==> run H: inputs <==
==> flow/design.v (excerpt) <==
module bf16_unit
# (parameter G = 6) (
    input  clk,
    input  reset,
    input  [15:0] in1,
    input  [15:0] in2,
    input  [15:0] in3,
    input  [15:0] in4,
    input  [15:0] in5,
    input  [15:0] in6,
    input  [15:0] in7,
    input  [15:0] in8,
    input  [15:0] in9,
    input  [15:0] in10,
    input  [15:0] in11,
    input  [15:0] in12,
    input  [15:0] in13,
    input  [15:0] in14,
    input  [15:0] in15,
    input  [15:0] in16,
    input  [15:0] in17,
    input  [15:0] in18,
    input  [4:0] funct5,
    output wire [15:0] result
);
Settings: LEC_CHECK=0, ABC_AREA=0, CAP_MARGIN=20, CORE_ASPECT_RATIO=0.93, CORE_MARGIN=2, CORE_UTILIZATION=72, CTS_CLUSTER_DIAMETER=191, GPL_ROUTABILITY_DRIVEN=1, MAX_ROUTING_LAYER=met4, PLACE_DENSITY_LB_ADDON=0.02, SETUP_SLACK_MARGIN=1.26, SLEW_MARGIN=5; clock period 4.39 ns.
run.sh (not shown) runs the stock make flow with config.mk's settings and CLKGATE_MAP_FILE=.
==> run Z (differences from run H) <==
Settings changed: ABC_AREA 0 to default, CORE_ASPECT_RATIO 0.93 to default, CORE_UTILIZATION 72 to 21, CTS_CLUSTER_DIAMETER 191 to default, GPL_ROUTABILITY_DRIVEN 1 to default, MAX_ROUTING_LAYER met4 to default, PLACE_DENSITY from default to 0.6, PLACE_DENSITY_LB_ADDON 0.02 to default, SETUP_SLACK_MARGIN 1.26 to default, SLEW_MARGIN 5 to 20.
==> flow/constraint.sdc (replaced) <==
create_clock -name core_clock -period 13.5 [get_ports {clk}]
set_input_delay 2.7000 -clock core_clock [delete_from_list [all_inputs] [get_ports {clk}]]
set_output_delay 2.7000 -clock core_clock [all_outputs]
set_load 0.01 [all_outputs]
==> run G (differences from run H) <==
Settings changed: ABC_AREA 0 to default, CORE_ASPECT_RATIO 0.93 to default, CTS_CLUSTER_DIAMETER 191 to 350, CTS_CLUSTER_SIZE from default to 14, GPL_ROUTABILITY_DRIVEN 1 to default, MAX_ROUTING_LAYER met4 to default, PLACE_DENSITY_LB_ADDON 0.02 to default, SETUP_SLACK_MARGIN 1.26 to default, SLEW_MARGIN 5 to 20.
==> flow/constraint.sdc (replaced) <==
create_clock -name core_clock -period 4.86 [get_ports {clk}]
set_input_delay 0.9720 -clock core_clock [delete_from_list [all_inputs] [get_ports {clk}]]
set_output_delay 0.9720 -clock core_clock [all_outputs]
set_load 0.01 [all_outputs]
==> run P (differences from run H) <==
Settings changed: ABC_AREA 0 to default, CORE_ASPECT_RATIO 0.93 to default, CORE_UTILIZATION 72 to 68, CTS_CLUSTER_DIAMETER 191 to default, CTS_CLUSTER_SIZE from default to 32, GPL_ROUTABILITY_DRIVEN 1 to default, MAX_ROUTING_LAYER met4 to default, PLACE_DENSITY from default to 0.6, PLACE_DENSITY_LB_ADDON 0.02 to default, SETUP_SLACK_MARGIN 1.26 to default, SLEW_MARGIN 5 to 20.
==> flow/constraint.sdc (replaced) <==
create_clock -name core_clock -period 7.21 [get_ports {clk}]
set_input_delay 1.4420 -clock core_clock [delete_from_list [all_inputs] [get_ports {clk}]]
set_output_delay 1.4420 -clock core_clock [all_outputs]
set_load 0.01 [all_outputs]
==> comparison table <==
Status: run Z finished clean; run H failed layout checks; run G failed layout checks; run P finished clean
Reasons for failing layout checks: run Z -; run H negative setup slack; run G negative setup slack; run P -
Number of cells after detailed placement: run Z 28828; run H 21593; run G 21466; run P 21525
Measured slew at the worst slew-check pin: run Z 1.12 ns; run H 1.32 ns; run G 1.14 ns; run P 1.30 ns
Worst hold path depth: run Z 2; run H 2; run G 1; run P 1
Setup slack of the most critical reg-to-reg path: run Z 8.43 ns; run H 0.01 ns; run G 0.23 ns; run P 2.18 ns
Comb pwr: run Z 0.00312 W; run H 0.0110 W; run G 0.00892 W; run P 0.00587 W
Sw Pwr: run Z 0.00613 W; run H 0.0189 W; run G 0.0151 W; run P 0.0110 W
Max FO, Critical Path: run Z 12; run H 5; run G 5; run P 12
Net switching share of the total power: run Z 27.1%; run H 27.1%; run G 26.9%; run P 26.0%
First-pass GRT wire length: run Z 684000 µm; run H 691000 µm; run G 658000 µm; run P 649000 µm
CTS clock-pin slew for the worst setup and hold paths: run Z 0.06 ns; run H 0.06 ns; run G 0.07 ns; run P 0.07 ns
Count of cells resized by post-cts repair: run Z 0; run H 469; run G 117; run P 0
Vias in the first global route: run Z 125090; run H 128807; run G 123927; run P 121801
Proportion of cell area occupied by multi-input gates: run Z 49.2%; run H 51.8%; run G 52.7%; run P 51.7%
Routed length on met2: run Z 204000 µm; run H 204000 µm; run G 185000 µm; run P 186000 µm
Launch point of the worst hold path: run Z bf16_SIMD.ADD7.out_exp_r[2]$_SDFF_PN0_; run H reset; run G p2_in2[4]$_SDFF_PN0_; run P fmadd_fmsub.p4_reg_exp_r[5]$_SDFF_PN0_
Combinational gate count: run Z 13620; run H 13624; run G 13620; run P 13620
CP Launch Point: run Z fmadd_fmsub.p6_reg_alu_r[7]$_SDFF_PN0_; run H fmadd_fmsub.p6_reg_alu_r[7]$_SDFF_PN0_; run G fmadd_fmsub.p6_reg_alu_r[7]$_SDFF_PN0_; run P bf16_SIMD.ROOT.p4_reg_alu_r[7]$_SDFF_PN0_
RR Startpoint: run Z bf16_SIMD.ADD5.p1_reg_exp_1[6]$_SDFF_PN0_; run H bf16_SIMD.MULT7.p1_reg_alu_in2[3]$_SDFF_PP0_; run G bf16_SIMD.MULT8.p1_reg_alu_in1[1]$_SDFF_PP0_; run P bf16_SIMD.MULT4.p1_reg_alu_in1[7]$_SDFF_PN0_
Drt pass-1 iters: run Z 8; run H 9; run G 8; run P 8
Overall die width: run Z 893 µm; run H 502 µm; run G 484 µm; run P 498 µm
Number of diodes: run Z 93; run H 20; run G 13; run P 8
FF/Latch Area: run Z 64400 µm²; run H 64900 µm²; run G 64500 µm²; run P 64400 µm²
# setup viols final: run Z 0; run H 16; run G 16; run P 0
Min-Delay Endpoint: run Z bf16_SIMD.ROOT.p1_reg_exp_1[2]$_SDFF_PN0_; run H bf16_SIMD.ROOT.p1_reg_alu_in1[20]$_SDFF_PN0_; run G p3_in2[4]$_SDFF_PN0_; run P fmadd_fmsub.p5_reg_exp_r[5]$_SDFF_PN0_
Overall Global Routing Usage: run Z 10.3%; run H 37.3%; run G 34.2%; run P 31.9%
Power is estimated from default activity; no workload was simulated.
